==> inputs of 12-03 <==
## CPU
module CPU (
    input clk, 
    input reset, 
    output [15:0] pc, 
    input [15:0] instr, 
    output [15:0] alu_out, 
    output mem_read, 
    output mem_write, 
    input [15:0] mem_data
);
    reg [15:0] pc_reg;
    reg [15:0] if_id_instr;
    reg [15:0] id_ex_reg_data1, id_ex_reg_data2;
    reg [3:0] id_ex_alu_op;
    reg [15:0] id_ex_instr;
    reg id_ex_mem_read, id_ex_mem_write, id_ex_reg_write;
    reg [3:0] id_ex_write_reg;
    wire [15:0] alu_result;
    wire hazard_detected;
    wire [15:0] rf_reg_data1, rf_reg_data2;
    wire [3:0] alu_op;
    wire reg_write;
    wire [3:0] write_reg;
    wire [15:0] write_data;
    reg [15:0] ex_mem_alu_result;
    reg ex_mem_mem_read, ex_mem_mem_write, ex_mem_reg_write;
    reg [3:0] ex_mem_write_reg;
    always @(posedge clk or posedge reset) begin
        if (reset) begin
            pc_reg <= 0;
            if_id_instr <= 16'b0;
        end else if (!hazard_detected) begin
            pc_reg <= pc_reg + 1;
            if_id_instr <= instr;
        end
    end
    Control_Unit cu (
        .instr(if_id_instr), 
        .alu_op(alu_op), 
        .mem_read(mem_read), 
        .mem_write(mem_write), 
        .reg_write(reg_write), 
        .write_reg(write_reg)
    );
    Register_File rf (
        .clk(clk), 
        .reset(reset),
        .read_reg1(if_id_instr[11:8]), 
        .read_reg2(if_id_instr[7:4]), 
        .write_reg(ex_mem_write_reg), 
        .write_data(write_data), 
        .reg_write(ex_mem_reg_write), 
        .reg_data1(rf_reg_data1), 
        .reg_data2(rf_reg_data2)
    );
    ALU alu (
        .data1(id_ex_reg_data1), 
        .data2(id_ex_reg_data2), 
        .alu_op(id_ex_alu_op), 
        .result(alu_result)
    );
    Hazard_Detection_Unit hdu (
        .if_id_instr(if_id_instr),
        .id_ex_mem_read(id_ex_mem_read),
        .id_ex_write_reg(id_ex_write_reg),
        .hazard_detected(hazard_detected)
    );
    assign pc = pc_reg;
    assign alu_out = ex_mem_alu_result;
  ...
clock: 2.53 ns
lec_check: 0
cap_margin: 20
core_margin: 2
core_utilization: 72
cts_cluster_diameter: 377
cts_cluster_size: 22
setup_slack_margin: -0.25
slew_margin: 20
run.sh (not shown) runs the stock make flow with config.mk's settings and CLKGATE_MAP_FILE=.
==> 06-08 (differences from 12-03) <==
Settings changed: CORE_UTILIZATION 72 to 64, CTS_CLUSTER_DIAMETER 377 to default, CTS_CLUSTER_SIZE 22 to default, SETUP_SLACK_MARGIN -0.25 to 0.74.
==> comparison table <==
metric                                                                  06-08            12-03
Die area                                                           29,730 um2       26,500 um2
Synth warn                                                                  6                6
Std cell rows                                                              61               58
Number of cells upsized or downsized after cts                            461               20
Synthesized area per cell                                           9.291 um2        9.291 um2
FF+latch count, synth                                                     348              348
Area inside the core boundary                                      27,860 um2       24,960 um2
Number of placed instances with taps included                           2,456            2,415
Outcome                                             aborted with a tool error  failed layout checks
Stage where the flow stopped                         global routing (5_1_grt)                -
Layout check failures                                                       -     setup timing
Setup slack at placement                                           -0.4887 ns       -0.5086 ns
Number of CTS-inserted buffers                                             37               19
Post-place instance area                                           20,490 um2       20,380 um2
Post-synthesis simple-gate area fraction                               16.20%           16.20%
Starting density of the core                                           65.17%           72.72%
EDFF count, synth                                                           0                0
Post-detail-place hpwl                                              48,050 um        47,080 um
Die X                                                                172.4 um         162.8 um
Synthesized area                                                   18,150 um2       18,150 um2
Gp weighted congestion                                                  1.100            1.171
Setup fix buffers added after clock tree synthesis                        118                8
Number of port buffers                                                     63               63
Cts-stage hold buffer count                                                 0                0
# Cells Yosys                                                           1,954            1,954
Number of H-tree branching levels                                           2                1
AND-OR/OR-AND Cells, Area Fraction                                     23.58%           23.58%
XOR/XNOR Area Share                                                    2.267%           2.267%
Die extent in y                                                      172.4 um         162.8 um

* * *

==> exp/quartz: inputs <==
==> flow/design.v <==
module ALU (
    input [15:0] data1,
    input [15:0] data2,
    input [3:0] alu_op,  
    output reg [15:0] result
);
    always @(*) begin
        case (alu_op)
            4'b0000: result = data1 + data2;  
            4'b0001: result = data1 - data2;  
            4'b0010: result = data1 & data2;  
            4'b0011: result = data1 | data2;  
            4'b0100: result = data1 ^ data2;  
            4'b0101: result = ~data1;         
            4'b0110: result = data1 << data2[3:0];  
            4'b0111: result = data1 >> data2[3:0];  
            4'b1000: result = (data1 < data2) ? 16'b1 : 16'b0;  
            default: result = 16'b0;
        endcase
    end
endmodule
module Control_Unit (
    input [15:0] instr,
    output reg [3:0] alu_op,
    output reg mem_read,
    output reg mem_write,
    output reg reg_write,
    output reg [3:0] write_reg
);
    always @(*) begin
        case(instr[15:12])
            4'b0000: begin  
                alu_op = 4'b0000;
                mem_read = 1'b0;
                mem_write = 1'b0;
                reg_write = 1'b0;
                write_reg = 4'b0000;
            end
            4'b0001: begin  
                alu_op = 4'b0000;
                mem_read = 1'b0;
                mem_write = 1'b0;
                reg_write = 1'b1;
                write_reg = instr[11:8];
            end
            4'b0010: begin  
                alu_op = 4'b0001;
                mem_read = 1'b0;
                mem_write = 1'b0;
                reg_write = 1'b1;
                write_reg = instr[11:8];
            end
            4'b0011: begin  
                alu_op = 4'b0010;
                mem_read = 1'b0;
                mem_write = 1'b0;
                reg_write = 1'b1;
                write_reg = instr[11:8];
            end
            4'b0100: begin  
                alu_op = 4'b0011;
                mem_read = 1'b0;
                mem_write = 1'b0;
                reg_write = 1'b1;
                write_reg = instr[11:8];
            end
            4'b0101: begin  
                alu_op = 4'b0000;  
                mem_read = 1'b1;
                mem_write = 1'b0;
                reg_write = 1'b1;
                write_reg = instr[11:8];
            end
            4'b0110: begin  
                alu_op = 4'b0000;  
                mem_read = 1'b0;
                mem_write = 1'b1;
                reg_write = 1'b0;
                write_reg = 4'b0000;
            end
            default: begin
                alu_op = 4'b0000;
                mem_read = 1'b0;
                mem_write = 1'b0;
                reg_write = 1'b0;
                write_reg = 4'b0000;
            end
        endcase
    end
endmodule
module Register_File (
    input clk,
    input reset,
    input [3:0] read_reg1,
    input [3:0] read_reg2,
    input [3:0] write_reg,
    input [15:0] write_data,
    input reg_write,
    output [15:0] reg_data1,
    output [15:0] reg_data2
);
    reg [15:0] registers [0:15];
    integer i;
    always @(posedge clk or posedge reset) begin
        if(reset) begin
            for(i=0;i<16;i=i+1)
                registers[i]<=16'b0;
                end
        else if (reg_write) begin
            registers[write_reg] <= write_data;
        end
    end
    assign reg_data1 = registers[read_reg1];
    assign reg_data2 = registers[read_reg2];
endmodule
module Hazard_Detection_Unit (
    input [15:0] if_id_instr,
    input id_ex_mem_read,
    input [3:0] id_ex_write_reg,
    output reg hazard_detected
);
    always @(*) begin
        hazard_detected = (id_ex_mem_read &&
                           (id_ex_write_reg == if_id_instr[11:8] ||
                            id_ex_write_reg == if_id_instr[7:4]));
    end
endmodule
module CPU (
    input clk, 
    input reset, 
    output [15:0] pc, 
    input [15:0] instr, 
    output [15:0] alu_out, 
    output mem_read, 
    output mem_write, 
    input [15:0] mem_data
);
    reg [15:0] pc_reg;
    reg [15:0] if_id_instr;
    reg [15:0] id_ex_reg_data1, id_ex_reg_data2;
    reg [3:0] id_ex_alu_op;
    reg [15:0] id_ex_instr;
    reg id_ex_mem_read, id_ex_mem_write, id_ex_reg_write;
    reg [3:0] id_ex_write_reg;
    wire [15:0] alu_result;
    wire hazard_detected;
    wire [15:0] rf_reg_data1, rf_reg_data2;
    wire [3:0] alu_op;
    wire reg_write;
    wire [3:0] write_reg;
    wire [15:0] write_data;
    reg [15:0] ex_mem_alu_result;
    reg ex_mem_mem_read, ex_mem_mem_write, ex_mem_reg_write;
    reg [3:0] ex_mem_write_reg;
    always @(posedge clk or posedge reset) begin
        if (reset) begin
            pc_reg <= 0;
            if_id_instr <= 16'b0;
        end else if (!hazard_detected) begin
            pc_reg <= pc_reg + 1;
            if_id_instr <= instr;
        end
    end
    Control_Unit cu (
        .instr(if_id_instr), 
        .alu_op(alu_op), 
        .mem_read(mem_read), 
        .mem_write(mem_write), 
        .reg_write(reg_write), 
        .write_reg(write_reg)
    );
    Register_File rf (
        .clk(clk), 
        .reset(reset),
        .read_reg1(if_id_instr[11:8]), 
        .read_reg2(if_id_instr[7:4]), 
        .write_reg(ex_mem_write_reg), 
        .write_data(write_data), 
        .reg_write(ex_mem_reg_write), 
        .reg_data1(rf_reg_data1), 
        .reg_data2(rf_reg_data2)
    );
    ALU alu (
        .data1(id_ex_reg_data1), 
        .data2(id_ex_reg_data2), 
        .alu_op(id_ex_alu_op), 
        .result(alu_result)
    );
    Hazard_Detection_Unit hdu (
        .if_id_instr(if_id_instr),
        .id_ex_mem_read(id_ex_mem_read),
        .id_ex_write_reg(id_ex_write_reg),
        .hazard_detected(hazard_detected)
    );
    assign pc = pc_reg;
    assign alu_out = ex_mem_alu_result;
    always @(posedge clk or posedge reset) begin
        if (reset) begin
            id_ex_reg_data1 <= 16'b0;
            id_ex_reg_data2 <= 16'b0;
            id_ex_alu_op <= 4'b0;
            id_ex_instr <= 16'b0;
            id_ex_mem_read <= 1'b0;
            id_ex_mem_write <= 1'b0;
            id_ex_reg_write <= 1'b0;
            id_ex_write_reg <= 4'b0;
        end else if (!hazard_detected) begin
            id_ex_reg_data1 <= rf_reg_data1;
            id_ex_reg_data2 <= rf_reg_data2;
            id_ex_alu_op <= alu_op;
            id_ex_instr <= if_id_instr;
            id_ex_mem_read <= mem_read;
            id_ex_mem_write <= mem_write;
            id_ex_reg_write <= reg_write;
            id_ex_write_reg <= write_reg;
        end
    end
    always @(posedge clk or posedge reset) begin
        if (reset) begin
            ex_mem_alu_result <= 16'b0;
            ex_mem_mem_read <= 1'b0;
            ex_mem_mem_write <= 1'b0;
            ex_mem_reg_write <= 1'b0;
            ex_mem_write_reg <= 4'b0;
        end else begin
            ex_mem_alu_result <= alu_result;
            ex_mem_mem_read <= id_ex_mem_read;
            ex_mem_mem_write <= id_ex_mem_write;
            ex_mem_reg_write <= id_ex_reg_write;
            ex_mem_write_reg <= id_ex_write_reg;
        end
    end
    assign write_data = ex_mem_mem_read ? mem_data : ex_mem_alu_result;
endmodule
==> flow/run.sh <==
#!/bin/bash
# the make line also repeats each setting of config.mk as NAME=value (left out here)
make -C /OpenROAD-flow-scripts/flow DESIGN_CONFIG=/design/flow/config.mk WORK_HOME=/design/flow/orfs CLKGATE_MAP_FILE= finish
==> flow/config.mk <==
export PLATFORM = sky130hd
export DESIGN_NAME = CPU
export DESIGN_NICKNAME = CPU
export VERILOG_FILES = /design/flow/design.v
export SDC_FILE = /design/flow/constraint.sdc
export NUM_CORES = 4
export LEC_CHECK = 0
export ABC_AREA = 1
export CAP_MARGIN = 20
export CORE_MARGIN = 2
export CORE_UTILIZATION = 72
export CTS_CLUSTER_DIAMETER = 168
export CTS_CLUSTER_SIZE = 97
export PLACE_DENSITY_LB_ADDON = 0.08
export SETUP_SLACK_MARGIN = 1.5
export SLEW_MARGIN = 20
==> flow/constraint.sdc <==
create_clock -name core_clock -period 2.13 [get_ports {clk}]
set_input_delay 0.4260 -clock core_clock [delete_from_list [all_inputs] [get_ports {clk}]]
set_output_delay 0.4260 -clock core_clock [all_outputs]
set_load 0.01 [all_outputs]
==> exp/willow (differences from exp/quartz) <==
- ABC_AREA: 1 -> unset
- CORE_UTILIZATION: 72 -> 40
- CTS_CLUSTER_DIAMETER: 168 -> unset
- CTS_CLUSTER_SIZE: 97 -> unset
- PLACE_DENSITY_LB_ADDON: 0.08 -> unset
==> flow/constraint.sdc (replaced) <==
create_clock -name core_clock -period 3.14 [get_ports {clk}]
set_input_delay 0.6280 -clock core_clock [delete_from_list [all_inputs] [get_ports {clk}]]
set_output_delay 0.6280 -clock core_clock [all_outputs]
set_load 0.01 [all_outputs]
==> exp/fjord (differences from exp/quartz) <==
- ABC_AREA: 1 -> unset
- CORE_UTILIZATION: 72 -> 64
- CTS_CLUSTER_DIAMETER: 168 -> unset
- CTS_CLUSTER_SIZE: 97 -> unset
- PLACE_DENSITY_LB_ADDON: 0.08 -> unset
- SETUP_SLACK_MARGIN: 1.5 -> -0.26
==> flow/constraint.sdc (replaced) <==
create_clock -name core_clock -period 2.58 [get_ports {clk}]
set_input_delay 0.5160 -clock core_clock [delete_from_list [all_inputs] [get_ports {clk}]]
set_output_delay 0.5160 -clock core_clock [all_outputs]
set_load 0.01 [all_outputs]
==> notes <==
- In exp/willow the clock power is lower than in exp/fjord, by 20%.
- Of exp/willow and exp/fjord, exp/willow has the higher via count (gap about 8%, measured against exp/fjord).
- In exp/willow the utilization is lower than in exp/fjord, by 20 points.
- In exp/willow the die size is larger than in exp/fjord, by about 60%.
- Of exp/willow and exp/fjord, exp/fjord has the higher combinational power (gap about 2%, measured against exp/fjord).
- In exp/fjord the fmax is lower than in exp/willow, by about 3%.
- Between exp/willow and exp/fjord, the lower register-to-register slack is in exp/fjord (gap 0.65 ns).
- Clock skew: exp/willow is higher than exp/fjord (0.0064 ns).
- In exp/willow the sequential power is lower than in exp/fjord, by about 16%.
- exp/quartz stopped in global routing (5_1_grt), error GRT-0116. exp/fjord completed and failed the layout checks on negative setup slack. exp/willow passed the timing, design-rule and antenna checks.
Power and IR drop assume default switching activity.
